wip/onyx:
// alu_top
module alu_top (
    input             clk,
    input      [15:0] a,
    input      [15:0] b,
    input      [2:0]  opcode,
    input      [1:0]  mode,
    output reg [31:0] result,
    output reg        eq
);
Size: about 5,900 cells after synthesis, roughly 70 flip-flops, about 71 I/O pins, ~0.039 mm² of cells after synthesis.
Settings: LEC_CHECK=0, ABC_AREA=1, CAP_MARGIN=15, CORE_MARGIN=4, CORE_UTILIZATION=72, CTS_CLUSTER_DIAMETER=362, SETUP_SLACK_MARGIN=-1.63, SLEW_MARGIN=40, TNS_END_PERCENT=85; clock period 15.7 ns.
run.sh (not shown) runs the stock make flow with config.mk's settings and CLKGATE_MAP_FILE=.
The flow ended early for wip/onyx: it failed with a tool error in detailed placement.
Setup changes, wip/onyx to wip/umber
==> flow/config.mk <==
export PLATFORM = sky130hd
export DESIGN_NAME = alu_top
export DESIGN_NICKNAME = alu_top
export VERILOG_FILES = /design/flow/design.v
export SDC_FILE = /design/flow/constraint.sdc
export NUM_CORES = 4
export LEC_CHECK = 0
export ABC_AREA = 1
export CAP_MARGIN = 20
export CORE_MARGIN = 2
export CORE_UTILIZATION = 71
export SLEW_MARGIN = 20
==> flow/constraint.sdc <==
create_clock -name core_clock -period 113.0 [get_ports {clk}]
set_input_delay 22.6000 -clock core_clock [delete_from_list [all_inputs] [get_ports {clk}]]
set_output_delay 22.6000 -clock core_clock [all_outputs]
set_load 0.01 [all_outputs]
[summary]
wip/umber went all the way through the flow, and no timing, DRC or antenna check failed. Reported for wip/onyx and wip/umber, number of enable-type register cells in the synthesized netlist turned out identical to the last digit. Total cells reported by yosys after synthesis came out exactly the same in wip/onyx and wip/umber. [compare] base=wip/onyx new=wip/umber: die width fell by 2.4 µm, area of the core region increased 1.8%. Of wip/umber and wip/onyx, it is wip/umber that has the lower area enclosed by the die boundary. On wip/umber: routability congestion estimate from global placement is 9.5% lower than what wip/onyx gave.
> inputs changed (wip/umber -> wip/violet)
==> flow/config.mk <==
export PLATFORM = sky130hd
export DESIGN_NAME = alu_top
export DESIGN_NICKNAME = alu_top
export VERILOG_FILES = /design/flow/design.v
export SDC_FILE = /design/flow/constraint.sdc
export NUM_CORES = 4
export LEC_CHECK = 0
export CAP_MARGIN = 20
export CORE_MARGIN = 2
export CORE_UTILIZATION = 72
export PLACE_DENSITY = 0.65
export SLEW_MARGIN = 20
==> flow/constraint.sdc <==
create_clock -name core_clock -period 77.7 [get_ports {clk}]
set_input_delay 15.5400 -clock core_clock [delete_from_list [all_inputs] [get_ports {clk}]]
set_output_delay 15.5400 -clock core_clock [all_outputs]
set_load 0.01 [all_outputs]
## What came out
FAIL wip/violet @ clock tree synthesis: tool exited with error. wip/violet against wip/umber; yosys cell count is down by more than 10%. Number of instances in the synthesized netlist of wip/violet falls short of that of wip/umber by more than 10%. wip/violet against wip/umber: placer's final routability congestion estimate went up, chip area from the yosys synthesis statistics decreased by 5.4% relative to the old numbers, die area moved down, die boundary height shows a reduction of 3.4%, x dimension of the die went down by about 3.4%. wip/umber -> wip/violet: netlist area before placement decreased by a few percent.
Input changes introduced in wip/sierra (baseline for comparison: wip/violet):
==> flow/config.mk <==
export PLATFORM = sky130hd
export DESIGN_NAME = alu_top
export DESIGN_NICKNAME = alu_top
export VERILOG_FILES = /design/flow/design.v
export SDC_FILE = /design/flow/constraint.sdc
export NUM_CORES = 4
export LEC_CHECK = 0
export ABC_AREA = 1
export CAP_MARGIN = 20
export CORE_MARGIN = 2
export CORE_UTILIZATION = 72
export CTS_CLUSTER_DIAMETER = 397
export CTS_CLUSTER_SIZE = 99
export SLEW_MARGIN = 20
==> flow/constraint.sdc <==
create_clock -name core_clock -period 54.7 [get_ports {clk}]
set_input_delay 10.9400 -clock core_clock [delete_from_list [all_inputs] [get_ports {clk}]]
set_output_delay 10.9400 -clock core_clock [all_outputs]
set_load 0.01 [all_outputs]
Notes after the runs:
wip/sierra did not finish: a tool error stopped it during detailed placement. Measured against wip/sierra, the post-synth design cell area of wip/violet comes out at 0.946 times the reference value. Going from wip/violet to wip/sierra, placeable core region grew by a few percent. The run showing the greater mean cell area of the mapped netlist is wip/violet. From wip/violet to wip/sierra the numbers moved as follows: synthesized netlist cell count rose 19%, chip area higher, area share of and-or/or-and cells after synthesis shrank by 11 points.
Edits applied to the flow inputs when going from wip/sierra to wip/juniper:
==> flow/config.mk <==
export PLATFORM = sky130hd
export DESIGN_NAME = alu_top
export DESIGN_NICKNAME = alu_top
export VERILOG_FILES = /design/flow/design.v
export SDC_FILE = /design/flow/constraint.sdc
export NUM_CORES = 4
export LEC_CHECK = 0
export CAP_MARGIN = 20
export CORE_MARGIN = 2
export CORE_UTILIZATION = 40
export SLEW_MARGIN = 20
==> flow/constraint.sdc <==
create_clock -name core_clock -period 90.0 [get_ports {clk}]
set_input_delay 18.0000 -clock core_clock [delete_from_list [all_inputs] [get_ports {clk}]]
set_output_delay 18.0000 -clock core_clock [all_outputs]
set_load 0.01 [all_outputs]
==> comparison <==
wip/juniper completed; timing, DRC and antenna clean
Summary of wip/juniper over wip/sierra: post-synthesis average cell area now larger; number of library cell types mapped by synthesis went up; width of the die increased by about 30% relative to the old numbers.

* * *

Starting RTL as in the previous note.
==> flow/config.mk <==
export PLATFORM = sky130hd
export DESIGN_NAME = alu_top
export DESIGN_NICKNAME = alu_top
export VERILOG_FILES = /design/flow/design.v
export SDC_FILE = /design/flow/constraint.sdc
export NUM_CORES = 4
export LEC_CHECK = 0
export ABC_AREA = 0
export CAP_MARGIN = 15
export CORE_ASPECT_RATIO = 0.54
export CORE_MARGIN = 4
export CORE_UTILIZATION = 50
export CTS_CLUSTER_DIAMETER = 79
export SETUP_SLACK_MARGIN = 0.66
export SLEW_MARGIN = 20
export TNS_END_PERCENT = 85
==> flow/constraint.sdc <==
create_clock -name core_clock -period 50.3 [get_ports {clk}]
set_input_delay 10.0600 -clock core_clock [delete_from_list [all_inputs] [get_ports {clk}]]
set_output_delay 10.0600 -clock core_clock [all_outputs]
set_load 0.01 [all_outputs]
The starting point completed and failed the layout checks on setup timing.
Then changed:
--- a/flow/config.mk
+++ b/flow/config.mk
@@ -7,8 +7,8 @@
 export LEC_CHECK = 0
-export ABC_AREA = 0
+export ABC_AREA = 1
 export CAP_MARGIN = 15
-export CORE_ASPECT_RATIO = 0.54
+export CORE_ASPECT_RATIO = 0.5
 export CORE_MARGIN = 4
-export CORE_UTILIZATION = 50
-export CTS_CLUSTER_DIAMETER = 79
+export CORE_UTILIZATION = 38
+export CTS_CLUSTER_DIAMETER = 65
 export SETUP_SLACK_MARGIN = 0.66
Result: The changed run finished but fails on setup timing. Synthesized cell count increases by 19%. Die area increases by 38%. Routed wire length decreases by 11%. Clock-buffer cell count increases by 2. Sequential share of layout area decreases by 0.26 points. Setup slack is better by 10000 ps.
Then changed:
--- a/flow/config.mk
+++ b/flow/config.mk
@@ -7,8 +7,7 @@
 export LEC_CHECK = 0
-export ABC_AREA = 1
+export ABC_AREA = 0
 export CAP_MARGIN = 15
-export CORE_ASPECT_RATIO = 0.5
 export CORE_MARGIN = 4
-export CORE_UTILIZATION = 38
-export CTS_CLUSTER_DIAMETER = 65
+export CORE_UTILIZATION = 23
+export CTS_CLUSTER_DIAMETER = 172
 export SETUP_SLACK_MARGIN = 0.66
The changed run completed, yet does not pass: setup timing.
Critical path depth goes down by 150.
Via count goes down by a little under a tenth.
Clock skew is higher by 17 ps.
Final cell count goes down by a little under a tenth.
Global-route usage fell by 9.4 points.
Flip-flop count is unchanged.
Wire length drops slightly.
Then changed:
==> flow/config.mk (replaced) <==
export PLATFORM = sky130hd
export DESIGN_NAME = alu_top
export DESIGN_NICKNAME = alu_top
export VERILOG_FILES = /design/flow/design.v
export SDC_FILE = /design/flow/constraint.sdc
export NUM_CORES = 4
export LEC_CHECK = 0
export CAP_MARGIN = 20
export CORE_MARGIN = 2
export CORE_UTILIZATION = 58
export SLEW_MARGIN = 20
==> flow/constraint.sdc (replaced) <==
create_clock -name core_clock -period 73.8 [get_ports {clk}]
set_input_delay 14.7600 -clock core_clock [delete_from_list [all_inputs] [get_ports {clk}]]
set_output_delay 14.7600 -clock core_clock [all_outputs]
set_load 0.01 [all_outputs]
This time the run stopped in global routing (5_1_grt).
Synthesized cell count stays the same.
Die area came out lower by well over a third.
Synthesized area is unchanged.

* * *

Starting RTL as in the previous note.
export LEC_CHECK = 0
export ABC_AREA = 0
export CAP_MARGIN = 15
export CELL_PAD_IN_SITES_DETAIL_PLACEMENT = 2
export CELL_PAD_IN_SITES_GLOBAL_PLACEMENT = 2
export CORE_MARGIN = 4
export CORE_UTILIZATION = 65
export CTS_CLUSTER_DIAMETER = 356
export CTS_CLUSTER_SIZE = 24
export GPL_TIMING_DRIVEN = 0
export MAX_ROUTING_LAYER = met4
export PLACE_DENSITY_LB_ADDON = 0.0
export SETUP_SLACK_MARGIN = 0.66
export SLEW_MARGIN = 20
export TNS_END_PERCENT = 60
create_clock -name core_clock -period 50.3 [get_ports {clk}]
The first run did not get past 3_1_place_gp_skip_io.
Change:
Settings changed: ABC_AREA 0 to 1, CELL_PAD_IN_SITES_DETAIL_PLACEMENT 2 to not set, CELL_PAD_IN_SITES_GLOBAL_PLACEMENT 2 to 3, CORE_MARGIN 4 to 9, CORE_UTILIZATION 65 to 34, CTS_CLUSTER_DIAMETER 356 to 44, CTS_CLUSTER_SIZE 24 to 40, GPL_TIMING_DRIVEN 0 to not set, MAX_ROUTING_LAYER met4 to not set, PLACE_DENSITY_LB_ADDON 0.0 to not set, TNS_END_PERCENT 60 to 85.
=> The changed run ran to the end with violations: negative setup slack. Area after synthesis is higher by a few percent. Die size is higher by well over a third. Synthesized cell count is higher by about a fifth.
Change:
Settings changed: ABC_AREA 1 to not set, CAP_MARGIN 15 to 20, CELL_PAD_IN_SITES_GLOBAL_PLACEMENT 3 to not set, CORE_MARGIN 9 to 2, CORE_UTILIZATION 34 to 40, CTS_CLUSTER_DIAMETER 44 to not set, CTS_CLUSTER_SIZE 40 to not set, SETUP_SLACK_MARGIN 0.66 to not set, TNS_END_PERCENT 85 to not set.
Clock period 50.3 ns to 87.1 ns, I/O delays scaled along.
Now the flow ran to the end with no violations.
Area after synthesis goes down by a few percent.
Sequential cell count does not change.
Wire length shrinks by roughly a tenth.
Clock-buffer cell count stays the same.
Worst setup slack is better by 25 ns.
Hold slack improves by 0.11 ns.
Clock skew goes up by 0.0049 ns.
Die area goes down by a quarter to a third.
